== alpha ==
## QAM
module QAM(clk, rst, en, Din, IFout);
input clk, rst, en;
input Din;
output reg signed [17:0] IFout;
wire [1:0] spc_out;
wire [1:0] sm_i;
wire [1:0] sm_q;
wire [1:0] lf_i;
wire [1:0] lf_q;
wire [1:0] usi_i;
wire [1:0] usi_q;
wire signed [17:0] srrc_i;
wire signed [17:0] srrc_q;
wire en0;
wire en1;
wire en2;
wire en3;
reg sm_ctrl;
reg [3:0] usi_ctrl;
reg [1:0] mix_cnt;
reg sync_i0, sync_i1, sync_q0, sync_q1;
reg ce2;
always @(posedge clk or posedge rst) begin
	if (rst) begin
	    ce2 <= 1'd0;
	end
	else begin
		ce2 <= ~ce2;
	end
end
assign en0 = en & ce2;
always @(posedge clk or posedge rst) begin
	if (rst) begin
	    sync_i0 <= 1'd0;
	    sync_q0 <= 1'd0; 
	end
	else begin
		sync_i0 <= sm_i[1];
		sync_q0 <= sm_q[1];
	end
end
always @(posedge clk or posedge rst) begin
	if (rst) begin
	    sync_i1 <= 1'd0;
	    sync_q1 <= 1'd0;
	end
	else begin
		sync_i1 <= sync_i0;
		sync_q1 <= sync_q0;
	end
end
always @(posedge clk or posedge rst) begin
	if (rst) begin
	    sm_ctrl <= 1'd0;
	end
	else if (ce2) begin
		sm_ctrl <= ~sm_ctrl;
	end
end
assign en1 = (sm_ctrl & ce2) ? 1'd1 : 1'd0;
always @(posedge clk or posedge rst) begin
	if (rst) begin
	    usi_ctrl <= 1'd0;
	end
	else if(en) begin
		if(usi_ctrl == 4'd8) usi_ctrl <= usi_ctrl;
		else usi_ctrl <= usi_ctrl + 4'd1;
	end
end
assign en2 = (usi_ctrl == 4'd8) ? 1'd1 : 1'd0;
assign en3 = 1'd1;
assign lf_i = {sync_i1, 1'd1};
assign lf_q = {sync_q1, 1'd1};
SPC u_SPC(.clk(clk),
	      .rst(rst),
	      .en(en0),
	      .Din(Din),
	      .OUT(spc_out)
	      );
SM u_SM(.clk(clk),
	    .rst(rst),
	    .en(en1),
	    .Din(spc_out),
	    .I(sm_i),
	    .Q(sm_q)
	    );
USI u_USI_i(.clk(clk),
	        .rst(rst),
	        .en(en2),
	        .lf_in(lf_i),
	        .hf_out(usi_i)
	        );
USI u_USI_q(.clk(clk),
	        .rst(rst),
	        .en(en2),
	        .lf_in(lf_q),
	        .hf_out(usi_q)
	        );
SRRC u_SRRC_i(.clk(clk),
	          .rst(rst),
	          .en(en3),
	          .Din(usi_i),
	          .Dout(srrc_i)
	          );
SRRC u_SRRC_q(.clk(clk),
	          .rst(rst),
	          .en(en3),
	          .Din(usi_q),
	          .Dout(srrc_q)
	          );
always @(posedge clk or posedge rst) begin
	if (rst) begin
  ...
Size in the first run: about 6900 cells after synthesis, ~1200 flip-flops, ~22 I/O pins, ~72000 um2 of cells after synthesis.
make LEC_CHECK=0 CAP_MARGIN=30 CELL_PAD_IN_SITES_DETAIL_PLACEMENT=1 CORE_MARGIN=2 CORE_UTILIZATION=34 CTS_CLUSTER_DIAMETER=108 GPL_TIMING_DRIVEN=1 HOLD_SLACK_MARGIN=0.16 SETUP_SLACK_MARGIN=1.21 SLEW_MARGIN=20 finish   # period 8.35 ns
run.sh (not shown) runs the stock make flow with config.mk's settings and CLKGATE_MAP_FILE=.
Setup changes, alpha to beta
- changing CORE_UTILIZATION from 34 to 70
- removing GPL_TIMING_DRIVEN (formerly 1)
- changing SETUP_SLACK_MARGIN from 1.21 to 1.08
- removing CELL_PAD_IN_SITES_DETAIL_PLACEMENT (formerly 1)
- changing CAP_MARGIN from 30 to 40
- removing CTS_CLUSTER_DIAMETER (formerly 108)
- setting CTS_CLUSTER_SIZE to 70 for the first time
- removing HOLD_SLACK_MARGIN (formerly 0.16)
- changing the clock period (ns, I/O delays scaled along) from 8.35 to 3.72
--- outcome ---
Compared with alpha, beta shows a clock-cell share of area that is 0.85 points lower. Compare alpha and beta | number of buffers inserted to repair setup after CTS lower: alpha. Compared beta vs alpha, and clock skew is down in beta. Diff alpha -> beta | final cell count | down by a little under 10%. In beta the implementation completed, yet the final layout does not meet the checks, the culprit being negative setup slack.
#### Input delta (gamma over beta)
- a change of CAP_MARGIN from 40 to 20
- a change of CORE_UTILIZATION from 70 to 65
- a deleted CTS_CLUSTER_SIZE that had been 70
- a deleted SETUP_SLACK_MARGIN that had been 1.08
- a change of the clock period (ns, I/O delays scaled along) from 3.72 to 4.66
### Flow results
Per the final summary, gamma finished and its layout is clean on timing, DRC and antenna.
Per the comparison of gamma with beta, met1 wire length has decreased.
gamma ended up with fewer standard cells than beta.
#### Input delta (delta over gamma)
- CORE_UTILIZATION now 40, was 65
[summary]
- delta ended up with a higher required time reported for the critical path endpoint than gamma did.
- gamma has a higher half-perimeter wire length after placement than delta.
- On net count of the finished layout, delta tracks gamma almost exactly.
- Cmp gamma and delta / met3 wire length / lower: gamma
- NOTE: post-route core utilization in delta falls short of that of gamma
- The maximum clock frequency of delta is higher than that of gamma.
